Setup of TR:
// booth
module booth(
    input clk,
    input load,
    input reset,
    input [31:0] M,  
    input [31:0] Q,  
    output reg [63:0] P,  
    output done           
    );
Size in the first run: ~2,100 cells after synthesis, ~130 flip-flops, ~130 I/O pins, ~15,000 µm² of cells after synthesis.
Settings: LEC_CHECK=0, ABC_AREA=0, CAP_MARGIN=10, CELL_PAD_IN_SITES_DETAIL_PLACEMENT=2, CORE_MARGIN=4, CORE_UTILIZATION=40, CTS_CLUSTER_DIAMETER=129, GPL_ROUTABILITY_DRIVEN=0, GPL_TIMING_DRIVEN=0, HOLD_SLACK_MARGIN=0.27, MIN_ROUTING_LAYER=met1, PLACE_DENSITY_LB_ADDON=0.29, SETUP_SLACK_MARGIN=0.7, SLEW_MARGIN=20; clock period 5.93 ns.
run.sh (not shown) runs the stock make flow with config.mk's settings and CLKGATE_MAP_FILE=.
TR: DPL-0033 in clock tree synthesis -> run aborted
Changes in AL relative to TR:
- CAP_MARGIN now 20, was 10
- PLACE_DENSITY_LB_ADDON no longer set, was 0.29
- ABC_AREA no longer set, was 0
- GPL_ROUTABILITY_DRIVEN no longer set, was 0
- CORE_MARGIN now 2, was 4
- CORE_UTILIZATION now 14, was 40
- SETUP_SLACK_MARGIN no longer set, was 0.7
- GPL_TIMING_DRIVEN no longer set, was 0
- CELL_PAD_IN_SITES_DETAIL_PLACEMENT no longer set, was 2
- MIN_ROUTING_LAYER no longer set, was met1
- HOLD_SLACK_MARGIN no longer set, was 0.27
- CTS_CLUSTER_DIAMETER no longer set, was 129
- the clock period (ns, I/O delays scaled along) now 10.0, was 5.93
Notes after the runs:
AL gives more die boundary height than TR did. Re placement-stage worst setup slack: AL is 6.12 ns up on TR. In AL the placed wire-length estimate turned out 46% lower than in TR. Looking at pre-placement core utilization, AL sits 26 points lower than TR does. AL completed end to end with timing, DRC and antenna clean.

== red ==
The RTL this note starts from:
==> flow/design.v <==
`timescale 1ns / 1ps
module booth(
    input clk,
    input load,
    input reset,
    input [31:0] M,  
    input [31:0] Q,  
    output reg [63:0] P,  
    output done           
    );
    reg signed [63:0] A;                
    reg signed [31:0] Q_temp;            
    reg signed [31:0] M_temp;            
    reg [4:0] Count;                       
    reg Q_minus_one;                     
    always @(posedge clk)
    begin
        if (reset == 1) 
        begin
            A = 64'b0;
            Q_minus_one = 0;
            P = 64'b0;
            Q_temp = 32'b0;
            M_temp = 32'b0;
            Count = 5'd16;
        end
        else if (load == 1)
        begin
            Q_temp = Q;
            M_temp = M;
            A = 64'b0;    
            Q_minus_one = 0;  
            Count = 5'd16;    
        end
        else if (Count > 5'd0)
        begin
            case ({Q_temp[1:0], Q_minus_one})
                3'b000, 3'b111:   
                    begin
                    end
                3'b001, 3'b010:   
                    begin
                        A = A + {{32{M_temp[31]}}, M_temp};
                    end
                3'b011:   
                    begin
                        A = A + ({{32{M_temp[31]}}, M_temp} << 1); 
                    end
                3'b100:   
                    begin
                        A = A - ({{32{M_temp[31]}}, M_temp} << 1); 
                    end
                3'b101, 3'b110:   
                    begin
                        A = A - {{32{M_temp[31]}}, M_temp}; 
                    end
            endcase
            Q_minus_one = Q_temp[1];
            Q_temp = {A[1:0], Q_temp[31:2]};   
            A = {A[63], A[63:2]};   
            Count = Count - 1'b1;
        end
        else
        begin
            Count = 5'b0;
        end
        P = {A[31:0], Q_temp};
    end
    assign done = (Count == 5'd0);
endmodule
Settings: LEC_CHECK=0, ABC_AREA=0, CAP_MARGIN=40, CORE_MARGIN=2, CORE_UTILIZATION=72, CTS_CLUSTER_DIAMETER=391, CTS_CLUSTER_SIZE=98, PLACE_DENSITY=0.86, SLEW_MARGIN=20, TNS_END_PERCENT=15; clock period 4.39 ns.
red | ERROR | 4_1_cts
[inputs] blue vs red
Settings: clearing TNS_END_PERCENT, which used to be 15; clearing PLACE_DENSITY, which used to be 0.86; swapping 0 for 1 in ABC_AREA; swapping 40 for 20 in CAP_MARGIN; clearing CTS_CLUSTER_DIAMETER, which used to be 391; swapping 72 for 61 in CORE_UTILIZATION.
Notes after the runs:
Per the comparison of blue with red, average instance area after synthesis moved down; synthesized cell count moved up; area of the synthesized netlist per yosys stat moved up. Looking at the reports, blue completed the entire flow and the layout it produced met the timing, design-rule and antenna checks.
Modified inputs, green compared to blue
Settings: a change of CAP_MARGIN from 20 to 40; a change of CORE_UTILIZATION from 61 to 72; a change of ABC_AREA from 1 to 0; an added PLACE_DENSITY of 0.36; an added TNS_END_PERCENT of 15; an added CTS_CLUSTER_DIAMETER of 391.
==> comparison <==
Status for green and blue: clean finish in blue only. Tool error DPL-0033 stopped green during 4_1_cts; no final results. [compare] base=blue new=green: post-synthesis compound-gate area fraction rose 20 points, fraction of the yosys area taken by sequential cells rose 3.9 points, starting density of the core rose 11 points. Compared with blue, green shows a higher share of the synthesized netlist area taken by xor and xnor gates.
Edits applied to the flow inputs when going from green to orange:
Settings: CTS_CLUSTER_DIAMETER: 391 -> 393; TNS_END_PERCENT: 15 -> 5; CAP_MARGIN: 40 -> 20; CORE_UTILIZATION: 72 -> 40; ABC_AREA: 0 -> unset; PLACE_DENSITY: 0.36 -> unset; the clock period (ns, I/O delays scaled along): 4.39 -> 10.0.
## What came out
- orange has completed all stages; timing, DRC and antenna checks passed.
- Post-place setup slack delta (orange − green): favourable
- orange -> green: number of enable flip-flop cells delta 0, exact match
- Number of standard cells after synthesis delta (orange -> green): insignificant
- green → orange: area inside the core boundary grew by about 80%, number of placement rows grew by 18, global placement routability congestion shrank by about 12%.
- Of green and orange, orange shows the lower pre-placement core utilization, with green above it.
- The die area number comes out lower for green vs orange.
- Taking green as the reference point, the placed instance area of orange falls by 2800 µm².
- Mux cell area share after synthesis of green is on par with orange.

// booth: RTL as listed in full above, without the edits since
clock: 7.9 ns
lec_check: 0
abc_area: 1
cap_margin: 5
cell_pad_in_sites_detail_placement: 1
core_margin: 2
core_utilization: 46
cts_cluster_diameter: 249
cts_cluster_size: 98
min_routing_layer: met1
place_density: 0.36
setup_slack_margin: 2.11
slew_margin: 20
tns_end_percent: 30
The starting point completed without violations.
Change:
Settings changed: CELL_PAD_IN_SITES_DETAIL_PLACEMENT 1 to 0, CORE_MARGIN 2 to 4, CORE_UTILIZATION 46 to 65, CTS_CLUSTER_DIAMETER 249 to 178, CTS_CLUSTER_SIZE 98 to 55, GPL_TIMING_DRIVEN set to 0, PLACE_DENSITY 0.36 to 0.56, SETUP_SLACK_MARGIN 2.11 to 0.88, TNS_END_PERCENT 30 to 75.
The new run finished with timing, DRC and antenna clean.
Hold slack degrades by 0.0092 ns.
Register-to-register slack improves by 0.87 ns.
Non-clock buffer count climbs by 103.
Routed wire length drops by 16%.
Design area climbs by 1.4%.
Change:
Settings changed: CELL_PAD_IN_SITES_DETAIL_PLACEMENT 0 to 1, CORE_UTILIZATION 65 to 60, CTS_CLUSTER_DIAMETER 178 to 241, CTS_CLUSTER_SIZE 55 to 57, SETUP_SLACK_MARGIN 0.88 to 0.08, TNS_END_PERCENT 75 to 65.
After rerunning: With this change the flow never finished: it broke off in 3_5_place_dp on DPL-0033; area after synthesis is unchanged; synthesized cell count is unchanged; die size rose by about 8%.
Change:
Settings changed: ABC_AREA 1 to unset, CELL_PAD_IN_SITES_DETAIL_PLACEMENT 1 to unset, CORE_MARGIN 4 to 2, CORE_UTILIZATION 60 to 70, CTS_CLUSTER_DIAMETER 241 to unset, CTS_CLUSTER_SIZE 57 to 88, GPL_TIMING_DRIVEN 0 to unset, PLACE_DENSITY 0.56 to unset, TNS_END_PERCENT 65 to unset.
Clock period 7.9 ns to 5.56 ns, I/O delays scaled along.
Outcome:
- Now the flow finished clean
- synthesized cell count went down by well over a third
- die size went down by a quarter to a third
- area after synthesis went down by about a fifth
Change:
Settings changed: CAP_MARGIN 5 to 20, CORE_UTILIZATION 70 to 40, CTS_CLUSTER_SIZE 88 to unset, MIN_ROUTING_LAYER met1 to unset, SETUP_SLACK_MARGIN 0.08 to unset.
Clock period 5.56 ns to 6.53 ns, I/O delays scaled along.
=> The new run finished clean; via count drops by 5.5%; global-route usage drops by 17 points; critical path depth went up by 3; sequential share of layout area stays flat; utilization went down by 35 points; synthesized cell count is unchanged; power shrinks by 18%; setup slack improved by 0.26 ns; count of clock-buffer cells in the layout climbs by 2.
Power figures rest on the tool's default switching activity, not on a simulated workload.
